## before
==> flow/design.v <==
module ALU(
    clk,
    rst_n,
    valid,
    ready,
    mode,
    in_A,
    in_B,
    out
);
    input         clk, rst_n;
    input         valid;
    input  [1:0]  mode;  
    output        ready;
    input  [31:0] in_A, in_B;
    output [63:0] out;
    parameter IDLE = 3'd0;
    parameter MUL  = 3'd1;
    parameter DIV  = 3'd2;
    parameter AND  = 3'd3;
    parameter AVG  = 3'd4;
    parameter OUT  = 3'd5;
    reg  [ 2:0] state, state_nxt;
    reg  [ 4:0] counter, counter_nxt;
    reg  [64:0] shreg, shreg_nxt;  
    reg  [31:0] alu_in, alu_in_nxt;
    reg  [32:0] alu_out;
    reg         ready_;
    assign ready = ready_;
    assign out = shreg[63:0];
    always @(*) begin
        case(state)
            IDLE: begin
                if (valid) 
                    case (mode)
                        0 : state_nxt = MUL;
                        1 : state_nxt = DIV;
                        2 : state_nxt = AND;
                        3 : state_nxt = AVG;
                    endcase
                else state_nxt = IDLE;
            end
            MUL : state_nxt = (counter != 31) ? MUL : OUT;
            DIV : state_nxt = (counter != 31) ? DIV : OUT;
            AND : state_nxt = OUT;
            AVG : state_nxt = OUT;
            OUT : state_nxt = IDLE;
            default : state_nxt = IDLE;
        endcase
    end
    always @(*) begin
        if ((state == MUL) || (state == DIV)) counter_nxt = counter + 1; 
        else                                  counter_nxt = 0;
    end
    always @(*) begin
        case(state)
            IDLE: begin
                if (valid) alu_in_nxt = in_B;
                else       alu_in_nxt = 0;
            end
            OUT : alu_in_nxt = 0;
            default: alu_in_nxt = alu_in;
        endcase
    end
    always @(*) begin
        case (state)
            MUL : begin
                if (shreg[0]) alu_out = shreg[63:32] + alu_in;
                else          alu_out = shreg[63:32];
            end
            DIV : alu_out = shreg[64:32] - {1'b0, alu_in};
            AND : alu_out = shreg[31:0] & alu_in;
            AVG : alu_out = (shreg[31:0] + alu_in) >> 1;
            default alu_out = 0;
        endcase
    end
    always @(*) begin
        case (state)
            IDLE: begin
                if (valid) begin
                    shreg_nxt = {33'b0, in_A};
                    if (state_nxt == DIV) shreg_nxt = shreg_nxt << 1;                 
                end
                else shreg_nxt = 0;
            end
            MUL : shreg_nxt = {1'b0, alu_out, shreg[31:1]};
            DIV : begin
                if (shreg[64:32] < {1'b0, alu_in}) shreg_nxt = shreg << 1;
                else                      shreg_nxt = {alu_out[31:0], shreg[31:0], 1'b1};
                if (counter == 31) shreg_nxt = {1'b0, shreg_nxt[64:33], shreg_nxt[31:0]};
            end
            AND : shreg_nxt = {32'b0, alu_out};
            AVG : shreg_nxt = {32'b0, alu_out};
            OUT : shreg_nxt = 0;
            default : shreg_nxt = 0;
        endcase
    end
    always @(posedge clk or negedge rst_n) begin
        if (!rst_n) begin
            state   <= IDLE;
            counter <= 0;
            shreg   <= 0;
            alu_in  <= 0;
            ready_  <= 0;
        end
        else begin
            state   <= state_nxt;
            counter <= counter_nxt;
            shreg   <= shreg_nxt;
            alu_in  <= alu_in_nxt;
            ready_  <= (state_nxt == OUT) ? 1 : 0;
        end
    end
endmodule
Settings: LEC_CHECK=0, CAP_MARGIN=30, CELL_PAD_IN_SITES_GLOBAL_PLACEMENT=0, CORE_MARGIN=7, CORE_UTILIZATION=68, CTS_CLUSTER_DIAMETER=356, CTS_CLUSTER_SIZE=57, GPL_TIMING_DRIVEN=1, MIN_ROUTING_LAYER=met1, PLACE_DENSITY_LB_ADDON=0.27, SETUP_SLACK_MARGIN=-0.18, SLEW_MARGIN=20; clock period 2.53 ns.
run.sh (not shown) runs the stock make flow with config.mk's settings and CLKGATE_MAP_FILE=.
As the logs show, before stopped at detailed placement (3_5_place_dp) after a tool error, so it never reached the end of the flow.
The following lists how after was set up differently from before:
Settings: clearing CTS_CLUSTER_DIAMETER, which used to be 356; clearing CTS_CLUSTER_SIZE, which used to be 57; swapping -0.18 for -0.16 in SETUP_SLACK_MARGIN; swapping 68 for 58 in CORE_UTILIZATION; swapping 0 for 1 in CELL_PAD_IN_SITES_GLOBAL_PLACEMENT.
--- outcome ---
- None of the runs after and before ends with a clean layout.
- Per the comparison of after with before, number of buffers inserted by port buffering about even, parity-gate share of the synthesized area counting xor and xnor cells ~0 delta, net count after synthesis neither gained nor lost much, vertical die dimension moved up.
- before has lower area of the core region than after.
- Reported for after and before, cell count listed in synth_stat.txt turned out identical to the last digit.
- On initial core utilization, the lower figure sits with after, not before.
- Reported for after and before, yosys synthesis chip area turned out identical to the last digit.
- Per the comparison of after with before, full die area higher; die span in x higher.
